## JK
Design PE, start of the top module:
module PE (input [31:0] x, input [31:0] w, input [31:0] acc, output reg [31:0] res, input clk, output reg [31:0] wout);
export LEC_CHECK = 0
export CAP_MARGIN = 40
export CELL_PAD_IN_SITES_DETAIL_PLACEMENT = 2
export CELL_PAD_IN_SITES_GLOBAL_PLACEMENT = 3
export CORE_ASPECT_RATIO = 0.59
export CORE_MARGIN = 4
export CORE_UTILIZATION = 17
export GPL_ROUTABILITY_DRIVEN = 1
export MAX_ROUTING_LAYER = met4
export SLEW_MARGIN = 35
create_clock -name core_clock -period 29.2 [get_ports {clk}]
run.sh (not shown) runs the stock make flow with config.mk's settings and CLKGATE_MAP_FILE=.
Here is what was changed in the inputs of MS compared with JK.
- changing CORE_MARGIN from 4 to 2
- changing GPL_ROUTABILITY_DRIVEN from 1 to 0
- changing CORE_UTILIZATION from 17 to 65
- changing CORE_ASPECT_RATIO from 0.59 to 1.02
- changing SLEW_MARGIN from 35 to 20
- setting SETUP_SLACK_MARGIN to 1.79 for the first time
- removing CELL_PAD_IN_SITES_DETAIL_PLACEMENT (formerly 2)
- setting PLACE_DENSITY to 0.64 for the first time
- changing MAX_ROUTING_LAYER from met4 to met5
- changing CAP_MARGIN from 40 to 20
- changing the clock period (ns, I/O delays scaled along) from 29.2 to 15.5
==> results <==
MS | ERROR | 3_1_place_gp_skip_io. Comparing JK with MS, the area fraction in and, or, nand and nor cells came out essentially unchanged. MS vs. JK: number of cell rows lower; standard cell core area lower.
What AL does differently from MS at the input level:
- MAX_ROUTING_LAYER changed from met5 to met4
- SETUP_SLACK_MARGIN changed from 1.79 to -1.22
- GPL_ROUTABILITY_DRIVEN removed (was 0)
- CTS_CLUSTER_DIAMETER newly set to 359
- CORE_UTILIZATION changed from 65 to 67
- CELL_PAD_IN_SITES_GLOBAL_PLACEMENT removed (was 3)
- CORE_ASPECT_RATIO removed (was 1.02)
- PLACE_DENSITY removed (was 0.64)
- the clock period (ns, I/O delays scaled along) changed from 15.5 to 15.7
Results
Going from MS to AL, cell count after synthesis held steady, share of the core filled by cells before placement has increased, area of the chip shrank by 0.0020 mm^2. Re number of core rows: MS was higher than AL. [diff] core box area, AL relative to MS: improvement. AL ran in full, but the layout does not pass; the checks complain about setup timing.
### AL -> TR
- CORE_UTILIZATION: 67 -> 62
- SETUP_SLACK_MARGIN: -1.22 -> unset
- CTS_CLUSTER_SIZE: unset -> 100
- MAX_ROUTING_LAYER: met4 -> unset
- CTS_CLUSTER_DIAMETER: 359 -> unset
- ABC_AREA: unset -> 1
- the clock period (ns, I/O delays scaled along): 15.7 -> 12.3
--- outcome ---
The log for TR ends in 5_1_grt with error GRT-0116, so the run never completed.
Compared with AL, in TR area after detailed placement rose by 0.0013 mm^2; sequential cell area fraction in the yosys report rose by 0.25 points.
Compared with AL, cell count in the Yosys report in TR increased by more than 10%.
Relative to AL, the area share of and/or/nand/nor cells after synthesis of TR is higher by 10 points.
Compared with AL, TR shows a post-cts repair resize count that is 748 higher.
Delta (TR minus AL): row count increased by 2.2% relative to the old numbers; placed instance count now sits higher.
[inputs] PW vs TR
- CTS_CLUSTER_SIZE: 100 -> 66
- MIN_ROUTING_LAYER: unset -> met1
- CTS_CLUSTER_DIAMETER: unset -> 185
- CORE_MARGIN: 2 -> 5
- TNS_END_PERCENT: unset -> 75
- SLEW_MARGIN: 20 -> 35
- CORE_UTILIZATION: 62 -> 37
- the clock period (ns, I/O delays scaled along): 12.3 -> 18.0
--- outcome ---
Having completed the whole flow, PW delivered a layout that passed the timing, DRC and antenna checks.
Per the comparison of PW with TR, number of buffers inserted by port buffering comparable; area of the core increased by 0.045 mm^2 relative to the old numbers; vertical die dimension saw an increase; die area has increased.
The chip width reported for PW is greater than that of TR by 82 um.
Compared to TR, PW has number of cells in the design after placement 585 lower.

* * *

## job 3942
PE again, from the RTL that the note above started with.
// PE
module PE (input [31:0] x, input [31:0] w, input [31:0] acc, output reg [31:0] res, input clk, output reg [31:0] wout);
==> flow/config.mk <==
export PLATFORM = sky130hd
export DESIGN_NAME = PE
export DESIGN_NICKNAME = PE
export VERILOG_FILES = /design/flow/design.v
export SDC_FILE = /design/flow/constraint.sdc
export NUM_CORES = 4
export LEC_CHECK = 0
export ABC_AREA = 1
export CAP_MARGIN = 20
export CORE_ASPECT_RATIO = 0.72
export CORE_MARGIN = 2
export CORE_UTILIZATION = 72
export CTS_CLUSTER_DIAMETER = 203
export CTS_CLUSTER_SIZE = 35
export GPL_ROUTABILITY_DRIVEN = 0
export MAX_ROUTING_LAYER = met4
export PLACE_DENSITY_LB_ADDON = 0.04
export SETUP_SLACK_MARGIN = 3.16
export SLEW_MARGIN = 20
==> flow/constraint.sdc <==
create_clock -name core_clock -period 10.7 [get_ports {clk}]
set_input_delay 2.1400 -clock core_clock [delete_from_list [all_inputs] [get_ports {clk}]]
set_output_delay 2.1400 -clock core_clock [all_outputs]
set_load 0.01 [all_outputs]
The flow ended early for job 3942: it failed with a tool error in clock tree synthesis (4_1_cts).
Edits applied to the flow inputs when going from job 3942 to job 8838:
- ABC_AREA no longer set, was 1
- CORE_ASPECT_RATIO no longer set, was 0.72
- CTS_CLUSTER_DIAMETER no longer set, was 203
- CORE_UTILIZATION now 58, was 72
- CTS_CLUSTER_SIZE no longer set, was 35
- GPL_ROUTABILITY_DRIVEN no longer set, was 0
- MAX_ROUTING_LAYER no longer set, was met4
- SETUP_SLACK_MARGIN now -1.19, was 3.16
- PLACE_DENSITY_LB_ADDON no longer set, was 0.04
- the clock period (ns, I/O delays scaled along) now 15.7, was 10.7
Findings:
Job 8838 -> stages 100% | layout checks FAIL | negative setup slack
Job 8838 does worse than job 3942 on area after synthesis.
Compared with job 3942, in job 8838 number of cells in the design after placement has decreased, floorplan row count has increased.
Compared with job 3942, in job 8838 distinct cell type count after synthesis now sits higher, complex-gate fraction of the synthesized area now sits higher.
Sort job 8838 and job 3942 by floorplan die area desc -> top: job 8838
Area fraction in and, or, nand and nor cells: job 8838 < job 3942
Sequential cell area fraction in the yosys report, job 8838 and job 3942: smaller value in job 8838
Worst-case setup slack after placement is lower on job 3942
The synthesized cell count reported for job 8838 is smaller than that of job 3942 by 854.
Job 8838 vs. job 3942: chip width went down by 3.4%.
Input-level comparison between job 1609 and job 8838:
- ABC_AREA newly set to 1
- CTS_CLUSTER_SIZE newly set to 98
- SETUP_SLACK_MARGIN removed (was -1.19)
- CORE_UTILIZATION changed from 58 to 60
- the clock period (ns, I/O delays scaled along) changed from 15.7 to 21.5
- In summary, job 1609 completed successfully, with a layout that passed the timing, DRC and antenna checks.
- Clock skew: job 1609 vs job 8838 — no meaningful difference
- Job 1609 vs. job 8838: synthesized netlist cell count saw an increase; buffering overhead saw a decrease.
- Job 1609 vs job 8838, standard cell with the maximum stage delay on the critical path: sky130_fd_sc_hd__clkdlybuf4s50_1 vs sky130_fd_sc_hd__or4_1
Input changes introduced in job 984 (baseline for comparison: job 1609):
- ABC_AREA no longer set, was 1
- CTS_CLUSTER_SIZE no longer set, was 98
- CORE_UTILIZATION now 39, was 60
- the clock period (ns, I/O delays scaled along) now 17.6, was 21.5
### Flow results
- Re proportion of final cell area spent on non-clock buffers: job 1609 was lower than job 984.
- On clock skew, job 984 tracks job 1609 almost exactly.
- Job 984 vs job 1609 — count of non-filler cells in the finished layout climbed slightly
- When job 984 is set beside job 1609, its all-layer global routing usage turns out to be 10 points smaller.
- Number of antenna violations at the first check in global routing on job 984 is up relative to job 1609.
- First-iteration detailed-routing DRC count: job 984 vs job 1609 down 1127
